== v30 ==
==> flow/design.v (excerpt) <==
module pit(
	input               clk,
	input               rst_n,
	output              irq,
	input       [2:0]   io_address,
	input               io_read,
	output reg  [7:0]   io_readdata,
	input               io_write,
	input       [7:0]   io_writedata,
	output              speaker_out,
	input      [27:0]   clock_rate
);
reg [27:0] clk_rate;
always @(posedge clk) clk_rate <= clock_rate;
reg ce_system_counter;
reg [27:0] sum;
always @(posedge clk) begin : system_counter
	reg [27:0] sum_next;
	sum_next = sum + 28'd2386362;  
	ce_system_counter <= 1'b0;
	if(rst_n == 1'b0) sum <= 28'd0;
	else if(sum_next >= clk_rate) begin
		sum <= sum_next - clk_rate;
		ce_system_counter <= 1'b1;
	end
	else sum <= sum_next;
end
reg system_clock;
always @(posedge clk) begin
    if(rst_n == 1'b0)           system_clock <= 1'b0;
    else if(ce_system_counter)  system_clock <= ~system_clock;
end
always @(posedge clk) if(io_read) io_readdata <=
    (io_read && io_address == 0) ? counter_0_readdata :
    (io_read && io_address == 1) ? counter_1_readdata :
    (io_read && io_address == 2) ? counter_2_readdata :
    (io_read && io_address[2])   ? { 2'b0, spk_out, counter_1_toggle, 2'b0, speaker_enable, speaker_gate } :
                                     8'd0;  
reg [5:0] counter_1_cnt;
always @(posedge clk) begin
    if(rst_n == 1'b0)                                       counter_1_cnt <= 6'd0;
    else if(ce_system_counter && counter_1_cnt == 6'd35)    counter_1_cnt <= 6'd0;
    else if(ce_system_counter)                              counter_1_cnt <= counter_1_cnt + 6'd1;
end
reg counter_1_toggle;
always @(posedge clk) begin
    if(rst_n == 1'b0)                                       counter_1_toggle <= 1'b0;
  ...
Size: about 2200 cells after synthesis, roughly 320 flip-flops.
Settings: LEC_CHECK=0, CAP_MARGIN=20, CELL_PAD_IN_SITES_DETAIL_PLACEMENT=0, CELL_PAD_IN_SITES_GLOBAL_PLACEMENT=3, CORE_MARGIN=2, CORE_UTILIZATION=58, GPL_ROUTABILITY_DRIVEN=0, MAX_ROUTING_LAYER=met4, MIN_ROUTING_LAYER=met2, SLEW_MARGIN=20; clock period 5.72 ns.
run.sh (not shown) runs the stock make flow with config.mk's settings and CLKGATE_MAP_FILE=.
In the summary table, v30 is marked failed, with error GPL-0301 raised in 3_1_place_gp_skip_io.
What v23 does differently from v30 at the input level:
# v30
export LEC_CHECK = 0
export CAP_MARGIN = 20
export CELL_PAD_IN_SITES_DETAIL_PLACEMENT = 0
export CELL_PAD_IN_SITES_GLOBAL_PLACEMENT = 3
export CORE_MARGIN = 2
export CORE_UTILIZATION = 58
export GPL_ROUTABILITY_DRIVEN = 0
export MAX_ROUTING_LAYER = met4
export MIN_ROUTING_LAYER = met2
export SLEW_MARGIN = 20
create_clock -name core_clock -period 5.72 [get_ports {clk}]
# v23
export LEC_CHECK = 0
export CAP_MARGIN = 20
export CORE_MARGIN = 2
export CORE_UTILIZATION = 50
export SETUP_SLACK_MARGIN = 1.08
export SLEW_MARGIN = 20
create_clock -name core_clock -period 4.26 [get_ports {clk}]
## What came out
- v23 finished all stages; the layout is clean.
- Reported for v23 and v30, count of instantiated cells in the yosys netlist turned out identical to the last digit.
- Taking v30 as the reference, in v23 complex-gate fraction of the synthesized area saw little to no change, core area saw an increase, post-synthesis share of cell area spent on xor and xnor gates saw little to no change, per-instance average area after synthesis saw little to no change.
- Diff v23..v30 | proportion of synthesized chip area in sequential cells | unchanged
- Summary of v23 over v30: vertical die dimension picked up an extra about 7.5%; area of the die picked up an extra about 16%.
- [v23] chip width rose about 7.5% relative to v30
- Async set-reset flop share out of synthesis came out exactly the same in v23 and v30.
[inputs] v9 vs v23
# v23
export LEC_CHECK = 0
export CAP_MARGIN = 20
export CORE_MARGIN = 2
export CORE_UTILIZATION = 50
export SETUP_SLACK_MARGIN = 1.08
export SLEW_MARGIN = 20
create_clock -name core_clock -period 4.26 [get_ports {clk}]
# v9
export LEC_CHECK = 0
export CAP_MARGIN = 20
export CELL_PAD_IN_SITES_DETAIL_PLACEMENT = 2
export CORE_MARGIN = 2
export CORE_UTILIZATION = 40
export SLEW_MARGIN = 20
create_clock -name core_clock -period 3.56 [get_ports {clk}]
Across v9 and v23, a clean result was obtained everywhere but in v9.
Changes observed in v9 relative to v23: half-perimeter wire length after placement climbed 52%, internal reg-to-reg setup slack dropped 1.83 ns, clock latency at the later pin of the worst-skew pair went up 0.08 ns, smallest setup slack after layout -1.83 ns.
Lower number of rows in the core area among v9 and v23: v23
Global-route usage, v9 and v23: larger value in v9
v9 vs. v23: top achievable clock speed fell by about 24%; total wire length rose by 71 mm.
